==> ember: inputs <==
## TopLevelPipe
module TopLevelPipe(input clk, rst,
	output [31:0] imem_addr, input [31:0] imem_rdata,
	output [31:0] dmem_addr, output [31:0] dmem_wdata, output dmem_we, input [31:0] dmem_rdata);
	wire MemWriteD, ALUSrcD, RegWriteD, JumpD, BranchD, JalrD, RegWriteM, RegWriteW, JalrE, JumpE, BranchE, ZeroE, ALUResult0, StallF, StallD, FlushD, FlushE;
	wire[1:0] ResultSrcD, ResultSrcE, PCSrcE, ForwardAE, ForwardBE, ResultSrcM, ResultSrcW;
	wire[2:0] func3D, func3E, ALUControlD, ImmSrcD;
	wire[4:0] Rs1D, Rs2D, Rs1E, Rs2E, RdE, RdM, RdW;
	wire[6:0] func7, op;
	ControlUnit	CTRL(func3D, func7, op, MemWriteD, ALUSrcD, RegWriteD, JumpD, BranchD, JalrD, ResultSrcD, ALUControlD, ImmSrcD);
	HazardUnit	HU(RegWriteM, RegWriteW, ResultSrcE, PCSrcE, ResultSrcM, ResultSrcW, Rs1D, Rs2D, Rs1E, Rs2E, RdE, RdM, RdW, StallF, StallD, FlushD, FlushE, ForwardAE, ForwardBE);
	ControlDecoder		DC(JalrE, JumpE, BranchE, ZeroE, ALUResult0, func3E, PCSrcE);
	DataPath	DP(clk, rst, MemWriteD, ALUSrcD, RegWriteD, JumpD, BranchD, JalrD, StallF, StallD, FlushD, FlushE, 
		ResultSrcD, ForwardAE, ForwardBE, PCSrcE, ALUControlD, ImmSrcD, BranchE, JumpE, JalrE, ZeroE, ALUResult0, RegWriteM, RegWriteW, 
		ResultSrcE, func3D, func3E, func7, op, Rs1D, Rs2D, Rs1E, Rs2E, RdE, RdM, RdW, ResultSrcM, ResultSrcW,
		imem_addr, imem_rdata, dmem_addr, dmem_wdata, dmem_we, dmem_rdata);
endmodule
export LEC_CHECK = 0
export CAP_MARGIN = 20
export CELL_PAD_IN_SITES_GLOBAL_PLACEMENT = 2
export CORE_ASPECT_RATIO = 1.05
export CORE_MARGIN = 2
export CORE_UTILIZATION = 58
export CTS_CLUSTER_SIZE = 12
export PLACE_DENSITY = 0.89
export SETUP_SLACK_MARGIN = 0.68
export SLEW_MARGIN = 20
create_clock -name core_clock -period 9.01 [get_ports {clk}]
run.sh (not shown) runs the stock make flow with config.mk's settings and CLKGATE_MAP_FILE=.
==> inputs of pepper, as changes to ember <==
- CAP_MARGIN: 20 -> 0
- CELL_PAD_IN_SITES_GLOBAL_PLACEMENT: 2 -> default
- CORE_ASPECT_RATIO: 1.05 -> default
- CORE_UTILIZATION: 58 -> 70
- CTS_CLUSTER_SIZE: 12 -> 25
- PLACE_DENSITY: 0.89 -> default
- SETUP_SLACK_MARGIN: 0.68 -> default
==> flow/constraint.sdc (replaced) <==
create_clock -name core_clock -period 6.3 [get_ports {clk}]
set_input_delay 1.2600 -clock core_clock [delete_from_list [all_inputs] [get_ports {clk}]]
set_output_delay 1.2600 -clock core_clock [all_outputs]
set_load 0.01 [all_outputs]
==> impl_metrics.toml <==
# generated from flow reports
[status]
stop_stage = "global routing"
stop_error = "[ERROR GRT-0232] Routing congestion too high. Check the congestion heatmap in the GUI."
status = "stopped before the end"

[place]
gp_congestion = 1.06

[grt]
overflow = 37
grtUsageMet3 = 0.696

[clock_network]
post_cts_resized = 384

[floorplanning]
std_cell_rows = 119
die_width_um = 330
That was pepper.
==> impl_metrics.toml <==
# yosys + openroad results
[status]
status = "finished clean"

[clock_network]
post_cts_resized = 0
root_buffer = "clkbuf_16"

[place]
gp_congestion = 0.968

[floorplanning]
die_width_um = 354

[grt]
grtUsageMet3 = 0.0812
That was ember.

* * *

==> run E: inputs <==
TopLevelPipe again, from the RTL that the note above started with.
## TopLevelPipe
module TopLevelPipe(input clk, rst,
	output [31:0] imem_addr, input [31:0] imem_rdata,
	output [31:0] dmem_addr, output [31:0] dmem_wdata, output dmem_we, input [31:0] dmem_rdata);
Settings: LEC_CHECK=0, CAP_MARGIN=20, CORE_MARGIN=2, CORE_UTILIZATION=71, CTS_CLUSTER_SIZE=25, PLACE_DENSITY=0.67, SLEW_MARGIN=20; clock period 6.3 ns.
==> run P (differences from run E) <==
CORE_MARGIN = 10   (was 2)
CORE_UTILIZATION = 40   (was 71)
CTS_CLUSTER_DIAMETER = 146   (was unset)
CTS_CLUSTER_SIZE = unset   (was 25)
GPL_ROUTABILITY_DRIVEN = 0   (was unset)
GPL_TIMING_DRIVEN = 0   (was unset)
PLACE_DENSITY = unset   (was 0.67)
TNS_END_PERCENT = 80   (was unset)
==> flow/constraint.sdc (replaced) <==
create_clock -name core_clock -period 10.0 [get_ports {clk}]
set_input_delay 2.0000 -clock core_clock [delete_from_list [all_inputs] [get_ports {clk}]]
set_output_delay 2.0000 -clock core_clock [all_outputs]
set_load 0.01 [all_outputs]
==> summary of the runs <==
- Run P finished but fails on negative setup slack. Run E ended with an error in 5_1_grt on ODB-0269.
- In synthesized area, run E and run P do not differ.
- Synthesized cell count is the same in run E and run P.
- Between run E and run P, the lower die size is in run E (gap 47%, measured against run P).
==> figures <==
| item | run E | run P |
|---|---|---|
| Setup Slack @ Placement | -0.771 ns | 0.231 ns |
| Fraction of the core area occupied by cells at floorplan | 71.7% | 40.2% |
| Total of cells resized after clock tree synthesis | 232 | 0 |
| Result of the run | did not finish | complete, but fails checks |
| Stage where the flow stopped | 5_1_grt | - |
| Violated checks | - | negative setup slack |
| # placed instances | 7114 | 8007 |
| Core box area | 104000 um2 | 185000 um2 |
| Die width | 328 um | 451 um |
| Inserted Clock Buffers | 153 | 169 |
| Post-detail-place hpwl | 176000 um | 199000 um |
| Placement row count | 118 | 158 |
| Post CTS Setup Buffer Count | 32 | 0 |

* * *

==> try-onyx: inputs <==
Starting RTL as in the previous note.
## TopLevelPipe
module TopLevelPipe(input clk, rst,
	output [31:0] imem_addr, input [31:0] imem_rdata,
	output [31:0] dmem_addr, output [31:0] dmem_wdata, output dmem_we, input [31:0] dmem_rdata);
	wire MemWriteD, ALUSrcD, RegWriteD, JumpD, BranchD, JalrD, RegWriteM, RegWriteW, JalrE, JumpE, BranchE, ZeroE, ALUResult0, StallF, StallD, FlushD, FlushE;
	wire[1:0] ResultSrcD, ResultSrcE, PCSrcE, ForwardAE, ForwardBE, ResultSrcM, ResultSrcW;
	wire[2:0] func3D, func3E, ALUControlD, ImmSrcD;
	wire[4:0] Rs1D, Rs2D, Rs1E, Rs2E, RdE, RdM, RdW;
	wire[6:0] func7, op;
	ControlUnit	CTRL(func3D, func7, op, MemWriteD, ALUSrcD, RegWriteD, JumpD, BranchD, JalrD, ResultSrcD, ALUControlD, ImmSrcD);
	HazardUnit	HU(RegWriteM, RegWriteW, ResultSrcE, PCSrcE, ResultSrcM, ResultSrcW, Rs1D, Rs2D, Rs1E, Rs2E, RdE, RdM, RdW, StallF, StallD, FlushD, FlushE, ForwardAE, ForwardBE);
	ControlDecoder		DC(JalrE, JumpE, BranchE, ZeroE, ALUResult0, func3E, PCSrcE);
	DataPath	DP(clk, rst, MemWriteD, ALUSrcD, RegWriteD, JumpD, BranchD, JalrD, StallF, StallD, FlushD, FlushE, 
		ResultSrcD, ForwardAE, ForwardBE, PCSrcE, ALUControlD, ImmSrcD, BranchE, JumpE, JalrE, ZeroE, ALUResult0, RegWriteM, RegWriteW, 
		ResultSrcE, func3D, func3E, func7, op, Rs1D, Rs2D, Rs1E, Rs2E, RdE, RdM, RdW, ResultSrcM, ResultSrcW,
		imem_addr, imem_rdata, dmem_addr, dmem_wdata, dmem_we, dmem_rdata);
endmodule
==> flow/config.mk <==
export PLATFORM = sky130hd
export DESIGN_NAME = TopLevelPipe
export DESIGN_NICKNAME = TopLevelPipe
export VERILOG_FILES = /design/flow/design.v
export SDC_FILE = /design/flow/constraint.sdc
export NUM_CORES = 4
export LEC_CHECK = 0
export CAP_MARGIN = 20
export CELL_PAD_IN_SITES_GLOBAL_PLACEMENT = 2
export CORE_ASPECT_RATIO = 1.05
export CORE_MARGIN = 2
export CORE_UTILIZATION = 40
export PLACE_DENSITY = 0.74
export SLEW_MARGIN = 20
==> flow/constraint.sdc <==
create_clock -name core_clock -period 10.0 [get_ports {clk}]
set_input_delay 2.0000 -clock core_clock [delete_from_list [all_inputs] [get_ports {clk}]]
set_output_delay 2.0000 -clock core_clock [all_outputs]
set_load 0.01 [all_outputs]
==> try-harbor (differences from try-onyx) <==
--- a/flow/config.mk
+++ b/flow/config.mk
@@ -8,7 +8,4 @@
 export CAP_MARGIN = 20
-export CELL_PAD_IN_SITES_GLOBAL_PLACEMENT = 2
-export CORE_ASPECT_RATIO = 1.05
 export CORE_MARGIN = 2
 export CORE_UTILIZATION = 40
-export PLACE_DENSITY = 0.74
 export SLEW_MARGIN = 20
==> flow/constraint.sdc (replaced) <==
create_clock -name core_clock -period 11.4 [get_ports {clk}]
set_input_delay 2.2800 -clock core_clock [delete_from_list [all_inputs] [get_ports {clk}]]
set_output_delay 2.2800 -clock core_clock [all_outputs]
set_load 0.01 [all_outputs]
==> results <==
- Between try-harbor and try-onyx, the lower critical path depth is in try-onyx (gap 1).
- Between try-harbor and try-onyx, the lower utilization is in try-harbor (gap 0.26 points).
- Between try-onyx and try-harbor, the lower maximum frequency is in try-harbor (gap about 3%, measured against try-harbor).
- Against try-onyx, the non-clock buffer count of try-harbor is lower by 10.
==> figures <==
|  | try-harbor | try-onyx |
|---|---|---|
| Max IR drop VDD | 158 µV | 182 µV |
| Width of the chip | 435 µm | 425 µm |
| Final routed wire length divided by cell count | 31.3 µm | 32.7 µm |
| Worst Path Required | 12.10 ns | 10.75 ns |
| WL met1 | 102,000 µm | 103,000 µm |
| Number of logged tool warnings | 111 | 117 |
| Floorplan utilization | 40.2% | 40.2% |
| Status | no timing/DRC/antenna violations | no timing/DRC/antenna violations |
| Worst Hold Endpoint | DP.EX_Mem_Reg.R20.q[5] | DP.EX_Mem_Reg.R20.q[29] |
| Transition at the pin with the smallest max-transition slack | 1.28 ns | 1.21 ns |
Power figures rest on the tool's default switching activity, not on a simulated workload.
